==> flow/design.v <==
`timescale 1ns / 1ps
module Cordic_Machine(clock_pulse, reset, x_input, y_input, z_input, x_output, y_output, z_output, flag);
	input clock_pulse;
	input reset;  
	parameter fractional_bit = 22;
	parameter iteration_number = 22;
	input signed [fractional_bit+2:0] x_input;
	input signed [fractional_bit+2:0] y_input;
	input signed [fractional_bit+2:0] z_input;
	output signed [fractional_bit+2:0] x_output;
	output signed [fractional_bit+2:0] y_output;
	output signed [fractional_bit+2:0] z_output;
	output flag;  
	reg signed [fractional_bit+2:0] x_temp_result;
	reg signed [fractional_bit+2:0] y_temp_result;
	reg signed [fractional_bit+2:0] z_temp_result;
	reg [5:0] counter;  
	wire signed [fractional_bit+2:0] LUT_Atan [0:iteration_number];
	assign LUT_Atan[00] = 25'b000_0010000000000000000000;    
	assign LUT_Atan[01] = 25'b000_0001001011100100000000;   
	assign LUT_Atan[02] = 25'b000_0000100111111011001110;  
	assign LUT_Atan[03] = 25'b000_0000010100010001000100;
	assign LUT_Atan[04] = 25'b000_0000001010001011000011;
	assign LUT_Atan[05] = 25'b000_0000000101000101110101;
	assign LUT_Atan[06] = 25'b000_0000000010100010111101;
	assign LUT_Atan[07] = 25'b000_0000000001010001011111;
	assign LUT_Atan[08] = 25'b000_0000000000101000101111;
	assign LUT_Atan[09] = 25'b000_0000000000010100010111;
	assign LUT_Atan[10] = 25'b000_0000000000001010001011;
	assign LUT_Atan[11] = 25'b000_0000000000000101000101;
	assign LUT_Atan[12] = 25'b000_0000000000000010100010;
	assign LUT_Atan[13] = 25'b000_0000000000000001010001;
	assign LUT_Atan[14] = 25'b000_0000000000000000101000;
	assign LUT_Atan[15] = 25'b000_0000000000000000010100;
	assign LUT_Atan[16] = 25'b000_0000000000000000001010;
	assign LUT_Atan[17] = 25'b000_0000000000000000000101;
	assign LUT_Atan[18] = 25'b000_0000000000000000000010;
	assign LUT_Atan[19] = 25'b000_0000000000000000000001;
	assign LUT_Atan[20] = 25'b000_0000000000000000000000;
	assign LUT_Atan[21] = 25'b000_0000000000000000000000;
	assign LUT_Atan[22] = 25'b000_0000000000000000000000;
	always @(posedge clock_pulse) 
		begin
			if (reset)
				begin
					counter <= 0;
				end
			else if (counter == 0) 
				begin
					x_temp_result <= x_input;
					y_temp_result <= y_input;
					z_temp_result <= z_input;
					counter <= counter +1;
				end
			else 
				begin
					x_temp_result <= z_temp_result[fractional_bit+2] ? x_temp_result + (y_temp_result >>> (counter-1))
																					 : x_temp_result - (y_temp_result >>> (counter-1));
					y_temp_result <= z_temp_result[fractional_bit+2] ? y_temp_result - (x_temp_result >>> (counter-1))
																					 : y_temp_result + (x_temp_result >>> (counter-1));
					z_temp_result <= z_temp_result[fractional_bit+2] ? z_temp_result + LUT_Atan[counter-1]
																					 : z_temp_result - LUT_Atan[counter-1];
					counter <= (counter + 1) % (iteration_number);
				end
		end
	assign flag  = (counter == iteration_number-1) ? 1: 0;
	assign x_output = x_temp_result;
	assign y_output = y_temp_result;
	assign z_output = z_temp_result;
endmodule
clock: 6.0 ns
lec_check: 0
cap_margin: 15
cell_pad_in_sites_detail_placement: 2
cell_pad_in_sites_global_placement: 1
core_aspect_ratio: 0.63
core_margin: 5
core_utilization: 66
gpl_routability_driven: 0
gpl_timing_driven: 1
hold_slack_margin: -0.08
min_routing_layer: met2
place_density_lb_addon: 0.13
setup_slack_margin: 0.47
slew_margin: 20
run.sh (not shown) runs the stock make flow with config.mk's settings and CLKGATE_MAP_FILE=.
The starting point never finished: it broke off in global placement without I/O (3_1_place_gp_skip_io).
Rerun with:
- CAP_MARGIN: 15 -> 20
- CELL_PAD_IN_SITES_DETAIL_PLACEMENT: 2 -> unset
- CELL_PAD_IN_SITES_GLOBAL_PLACEMENT: 1 -> unset
- CORE_ASPECT_RATIO: 0.63 -> unset
- CORE_MARGIN: 5 -> 2
- CORE_UTILIZATION: 66 -> 40
- GPL_ROUTABILITY_DRIVEN: 0 -> unset
- GPL_TIMING_DRIVEN: 1 -> unset
- HOLD_SLACK_MARGIN: -0.08 -> unset
- MIN_ROUTING_LAYER: met2 -> unset
- PLACE_DENSITY_LB_ADDON: 0.13 -> unset
- SETUP_SLACK_MARGIN: 0.47 -> unset
Effect: The changed run went through all stages and came out clean; synthesized cell count stays the same; die area goes up by 49%; area after synthesis is unchanged.
Rerun with:
- CAP_MARGIN: 20 -> 25
- CELL_PAD_IN_SITES_DETAIL_PLACEMENT: unset -> 2
- CELL_PAD_IN_SITES_GLOBAL_PLACEMENT: unset -> 1
- CORE_ASPECT_RATIO: unset -> 0.63
- CORE_MARGIN: 2 -> 5
- CORE_UTILIZATION: 40 -> 52
- GPL_ROUTABILITY_DRIVEN: unset -> 0
- MIN_ROUTING_LAYER: unset -> met2
- PLACE_DENSITY_LB_ADDON: unset -> 0.25
- SETUP_SLACK_MARGIN: unset -> 0.47
Effect:
- Now the flow failed in detailed placement (3_5_place_dp)
- die size is lower by about 16%
- area after synthesis stays the same
- synthesized cell count is unchanged
Rerun with:
- ABC_AREA: unset -> 0
- CAP_MARGIN: 25 -> 20
- CELL_PAD_IN_SITES_DETAIL_PLACEMENT: 2 -> unset
- CELL_PAD_IN_SITES_GLOBAL_PLACEMENT: 1 -> unset
- CORE_ASPECT_RATIO: 0.63 -> unset
- CORE_MARGIN: 5 -> 2
- CORE_UTILIZATION: 52 -> 55
- GPL_ROUTABILITY_DRIVEN: 0 -> unset
- MIN_ROUTING_LAYER: met2 -> unset
- PLACE_DENSITY_LB_ADDON: 0.25 -> unset
- SETUP_SLACK_MARGIN: 0.47 -> -0.05
- clock period: 6.0 -> 4.98 ns (I/O delays scaled with it)
This time the run reached the layout checks and failed them: negative setup slack; area after synthesis stays the same; die area decreases by 12%; synthesized cell count is unchanged.
Rerun with:
- CORE_UTILIZATION: 55 -> 60
- CTS_CLUSTER_SIZE: unset -> 68
- HOLD_SLACK_MARGIN: unset -> -0.09
=> The new run did not get past global routing (5_1_grt); die size is lower by a little under a tenth; synthesized cell count is unchanged; synthesized area stays the same.
Rerun with:
- ABC_AREA: 0 -> unset
- CORE_UTILIZATION: 60 -> 44
- CTS_CLUSTER_SIZE: 68 -> unset
- HOLD_SLACK_MARGIN: -0.09 -> unset
- SETUP_SLACK_MARGIN: -0.05 -> unset
- clock period: 4.98 -> 4.61 ns (I/O delays scaled with it)
The new run finished but failed the layout checks on negative setup slack.
Synthesized area stays the same.
Die size climbs by 35%.
Synthesized cell count does not change.

---

RTL: the design.v shown in full above, as it stands there.
export LEC_CHECK = 0
export ABC_AREA = 0
export CAP_MARGIN = 20
export CORE_MARGIN = 2
export CORE_UTILIZATION = 61
export CTS_CLUSTER_DIAMETER = 28
export CTS_CLUSTER_SIZE = 40
export MAX_ROUTING_LAYER = met4
export SETUP_SLACK_MARGIN = -0.05
export SLEW_MARGIN = 20
export TNS_END_PERCENT = 5
create_clock -name core_clock -period 4.98 [get_ports {clock_pulse}]
The first run failed in global routing (5_1_grt) on GRT-0232.
Rerun with:
CORE_UTILIZATION = 49   (was 61)
CTS_CLUSTER_DIAMETER = unset   (was 28)
CTS_CLUSTER_SIZE = unset   (was 40)
MAX_ROUTING_LAYER = unset   (was met4)
TNS_END_PERCENT = unset   (was 5)
What happened:
- With this change the flow ran to the end with violations: setup timing
- die area grows by 24%
- synthesized cell count does not change
- area after synthesis stays the same
Rerun with:
ABC_AREA = unset   (was 0)
CORE_UTILIZATION = 32   (was 49)
SETUP_SLACK_MARGIN = unset   (was -0.05)
clock period = 5.86 ns   (was 4.98 ns; I/O delays follow)
The new run completed without violations; final area drops by 15%; routed wire length drops by 8.3%; core utilization drops by 35 points; area after synthesis does not change; synthesized cell count does not change; global-route usage drops by 16 points.
Rerun with:
CORE_UTILIZATION = 57   (was 32)
CTS_CLUSTER_SIZE = 58   (was unset)
SETUP_SLACK_MARGIN = 1.36   (was unset)
clock period = 4.86 ns   (was 5.86 ns; I/O delays follow)
=> This time the run ended with an error in global routing (5_1_grt) with GRT-0232; die size went down by well over a third; area after synthesis does not change; synthesized cell count stays the same.

---

RTL: the design.v shown in full above, as it stands there.
Settings: LEC_CHECK=0, ABC_AREA=0, CAP_MARGIN=20, CORE_MARGIN=2, CORE_UTILIZATION=72, CTS_CLUSTER_DIAMETER=337, CTS_CLUSTER_SIZE=21, SETUP_SLACK_MARGIN=1.33, SLEW_MARGIN=20; clock period 4.45 ns.
The starting point died in 3_5_place_dp.
Next try:
- ABC_AREA: 0 -> not set
- CORE_UTILIZATION: 72 -> 40
- CTS_CLUSTER_DIAMETER: 337 -> not set
- CTS_CLUSTER_SIZE: 21 -> not set
- SETUP_SLACK_MARGIN: 1.33 -> not set
- clock period: 4.45 -> 5.86 ns (I/O delays scaled with it)
- The changed run passed the timing, design-rule and antenna checks
- die area rises by well over a third
- synthesized area is unchanged
- synthesized cell count is unchanged

---

== v2 ==
// Cordic_Machine: RTL as listed in full above, without the edits since
Settings: LEC_CHECK=0, ABC_AREA=0, CAP_MARGIN=20, CORE_MARGIN=2, CORE_UTILIZATION=58, CTS_CLUSTER_SIZE=35, SETUP_SLACK_MARGIN=-0.05, SLEW_MARGIN=20; clock period 4.98 ns.
For v2, the flow was terminated by a tool error in global routing (5_1_grt) and produced no final design.
What v25 does differently from v2 at the input level:
# v2
export LEC_CHECK = 0
export ABC_AREA = 0
export CAP_MARGIN = 20
export CORE_MARGIN = 2
export CORE_UTILIZATION = 58
export CTS_CLUSTER_SIZE = 35
export SETUP_SLACK_MARGIN = -0.05
export SLEW_MARGIN = 20
create_clock -name core_clock -period 4.98 [get_ports {clock_pulse}]
# v25
export LEC_CHECK = 0
export ABC_AREA = 0
export CAP_MARGIN = 20
export CORE_MARGIN = 2
export CORE_UTILIZATION = 69
export PLACE_DENSITY = 0.39
export SLEW_MARGIN = 20
create_clock -name core_clock -period 3.49 [get_ports {clock_pulse}]
Results
Tool error DPL-0038 stopped v25 during detailed placement (3_5_place_dp); no final results. Between v2 and v25, height of the chip decreased. Post-synth area from yosys stat: v25 vs v2, no meaningful difference. Re number of storage elements in the synthesis netlist: no difference whatsoever between v25 and v2. Re core utilization before placement: v2 was lower than v25. Changes observed in v25 relative to v2: area after synthesis flat, post-synth net total was more or less identical, number of rows in the core area has decreased. v25 vs v2: die size down in v25.
For v42, these inputs were changed with respect to v25:
# v25
export LEC_CHECK = 0
export ABC_AREA = 0
export CAP_MARGIN = 20
export CORE_MARGIN = 2
export CORE_UTILIZATION = 69
export PLACE_DENSITY = 0.39
export SLEW_MARGIN = 20
create_clock -name core_clock -period 3.49 [get_ports {clock_pulse}]
# v42
export LEC_CHECK = 0
export ABC_AREA = 0
export CAP_MARGIN = 20
export CORE_MARGIN = 2
export CORE_UTILIZATION = 57
export CTS_CLUSTER_SIZE = 40
export SETUP_SLACK_MARGIN = -0.05
export SLEW_MARGIN = 20
export TNS_END_PERCENT = 5
create_clock -name core_clock -period 4.98 [get_ports {clock_pulse}]
Findings:
v42 reports a lower core utilization at floorplan than v25 does.
v42 vs v25: horizontal extent of the die up by a little under 10%
v42 and v25 ended up with roughly the same post-synthesis net count.
Taking v25 as the reference point, the global placement routability congestion of v42 falls by about 18%.
Die area ended up 3900 um^2 higher on v42 than on v25.
Final checks on v42, whose flow otherwise completed, came back failing, citing setup timing.
Re area after synthesis: no difference whatsoever between v25 and v42.

---

Starts from the design.v that is shown in full above.
Settings: LEC_CHECK=0, CAP_MARGIN=20, CELL_PAD_IN_SITES_DETAIL_PLACEMENT=2, CELL_PAD_IN_SITES_GLOBAL_PLACEMENT=2, CORE_ASPECT_RATIO=1.5, CORE_MARGIN=2, CORE_UTILIZATION=40, GPL_TIMING_DRIVEN=0, PLACE_DENSITY_LB_ADDON=0.19, SETUP_SLACK_MARGIN=0.77, SLEW_MARGIN=20, TNS_END_PERCENT=80; clock period 6.0 ns.
The baseline did not get past 4_1_cts on DPL-0033.
==> next run, changes <==
ABC_AREA = 1   (was default)
CELL_PAD_IN_SITES_DETAIL_PLACEMENT = default   (was 2)
CELL_PAD_IN_SITES_GLOBAL_PLACEMENT = default   (was 2)
CORE_ASPECT_RATIO = 0.5   (was 1.5)
CORE_UTILIZATION = 69   (was 40)
CTS_CLUSTER_DIAMETER = 274   (was default)
CTS_CLUSTER_SIZE = 39   (was default)
GPL_TIMING_DRIVEN = default   (was 0)
HOLD_SLACK_MARGIN = -0.02   (was default)
PLACE_DENSITY_LB_ADDON = default   (was 0.19)
SETUP_SLACK_MARGIN = -0.56   (was 0.77)
TNS_END_PERCENT = 40   (was 80)
=> Now the flow ran to the end with violations: negative setup slack; die area went down by well over a third; synthesized area went up slightly; synthesized cell count went up by well over a third.

---

## north
// Cordic_Machine: RTL as listed in full above, without the edits since
==> flow/config.mk <==
export PLATFORM = sky130hd
export DESIGN_NAME = Cordic_Machine
export DESIGN_NICKNAME = Cordic_Machine
export VERILOG_FILES = /design/flow/design.v
export SDC_FILE = /design/flow/constraint.sdc
export NUM_CORES = 4
export LEC_CHECK = 0
export ABC_AREA = 1
export CAP_MARGIN = 20
export CORE_MARGIN = 5
export CORE_UTILIZATION = 24
export SETUP_SLACK_MARGIN = -0.05
export SLEW_MARGIN = 20
==> flow/constraint.sdc <==
create_clock -name core_clock -period 4.98 [get_ports {clock_pulse}]
set_input_delay 0.9960 -clock core_clock [delete_from_list [all_inputs] [get_ports {clock_pulse}]]
set_output_delay 0.9960 -clock core_clock [all_outputs]
set_load 0.01 [all_outputs]
Here is what was changed in the inputs of south compared with north.
Settings: CTS_CLUSTER_SIZE: unset -> 80; CORE_MARGIN: 5 -> 2; CORE_UTILIZATION: 24 -> 58; ABC_AREA: 1 -> 0; TNS_END_PERCENT: unset -> 5.
==> comparison <==
No crash in south: every stage finished, but the layout fails its final checks due to setup timing.
Combined area of all synthesized cells improves in south relative to north.
Higher area share of and-or/or-and cells after synthesis goes to south over north.
Sort south and north by stage delay of the slowest cell on the critical path desc -> top: south
Depth of the worst register-to-register path: south < north
A critical path capture point of y_temp_result[23] is what south shows, while z_temp_result[23] belongs to north.
Master of the slowest instance on the critical path = sky130_fd_sc_hd__mux4_2: south; master of the slowest instance on the critical path = sky130_fd_sc_hd__dfxtp_4: north
Sort south and north by sequential share of layout area, descending, and north comes first.
Edits applied to the flow inputs when going from south to east:
Settings: a deleted ABC_AREA that had been 0; a change of CORE_UTILIZATION from 58 to 63; a deleted SETUP_SLACK_MARGIN that had been -0.05; a change of CTS_CLUSTER_SIZE from 80 to 61; a change of the clock period (ns, I/O delays scaled along) from 4.98 to 5.69.
Results
- Ran to the end and failed final checks on setup timing: south.
- Although it ran to completion, east produced a layout that fails the final checks because of setup timing.
- Combinational gate area ended up about 1.7% lower on east than on south.
- End-of-flow core utilization, south and east: higher on south
- Top routing layer in use = met5: east; top routing layer in use = met4: south
- Of east and south, it is east that has the lower number of post-CTS setup repair buffers.
- Diff south..east | simple-gate portion of the synthesized area | unchanged
- Relative to south, the final setup TNS of east is higher by 16.58 ns.
- Setup WNS south -> east: better

---

Starts from the design.v that is shown in full above.
make LEC_CHECK=0 CAP_MARGIN=20 CORE_MARGIN=2 CORE_UTILIZATION=66 CTS_CLUSTER_SIZE=61 HOLD_SLACK_MARGIN=-0.05 SLEW_MARGIN=20 TNS_END_PERCENT=5 finish   # period 5.33 ns
The first run did not get past 5_1_grt.
Rerun with:
--- a/flow/config.mk
+++ b/flow/config.mk
@@ -8,7 +8,8 @@
 export CAP_MARGIN = 20
 export CORE_MARGIN = 2
-export CORE_UTILIZATION = 66
+export CORE_UTILIZATION = 70
 export CTS_CLUSTER_SIZE = 61
-export HOLD_SLACK_MARGIN = -0.05
+export MAX_ROUTING_LAYER = met4
+export PLACE_DENSITY = 0.95
 export SLEW_MARGIN = 20
 export TNS_END_PERCENT = 5
==> flow/constraint.sdc (replaced) <==
create_clock -name core_clock -period 5.69 [get_ports {clock_pulse}]
set_input_delay 1.1380 -clock core_clock [delete_from_list [all_inputs] [get_ports {clock_pulse}]]
set_output_delay 1.1380 -clock core_clock [all_outputs]
set_load 0.01 [all_outputs]
Effect: The changed run stopped in 5_1_grt (GRT-0232). Die size drops by a few percent. Synthesized cell count does not change. Synthesized area stays the same.
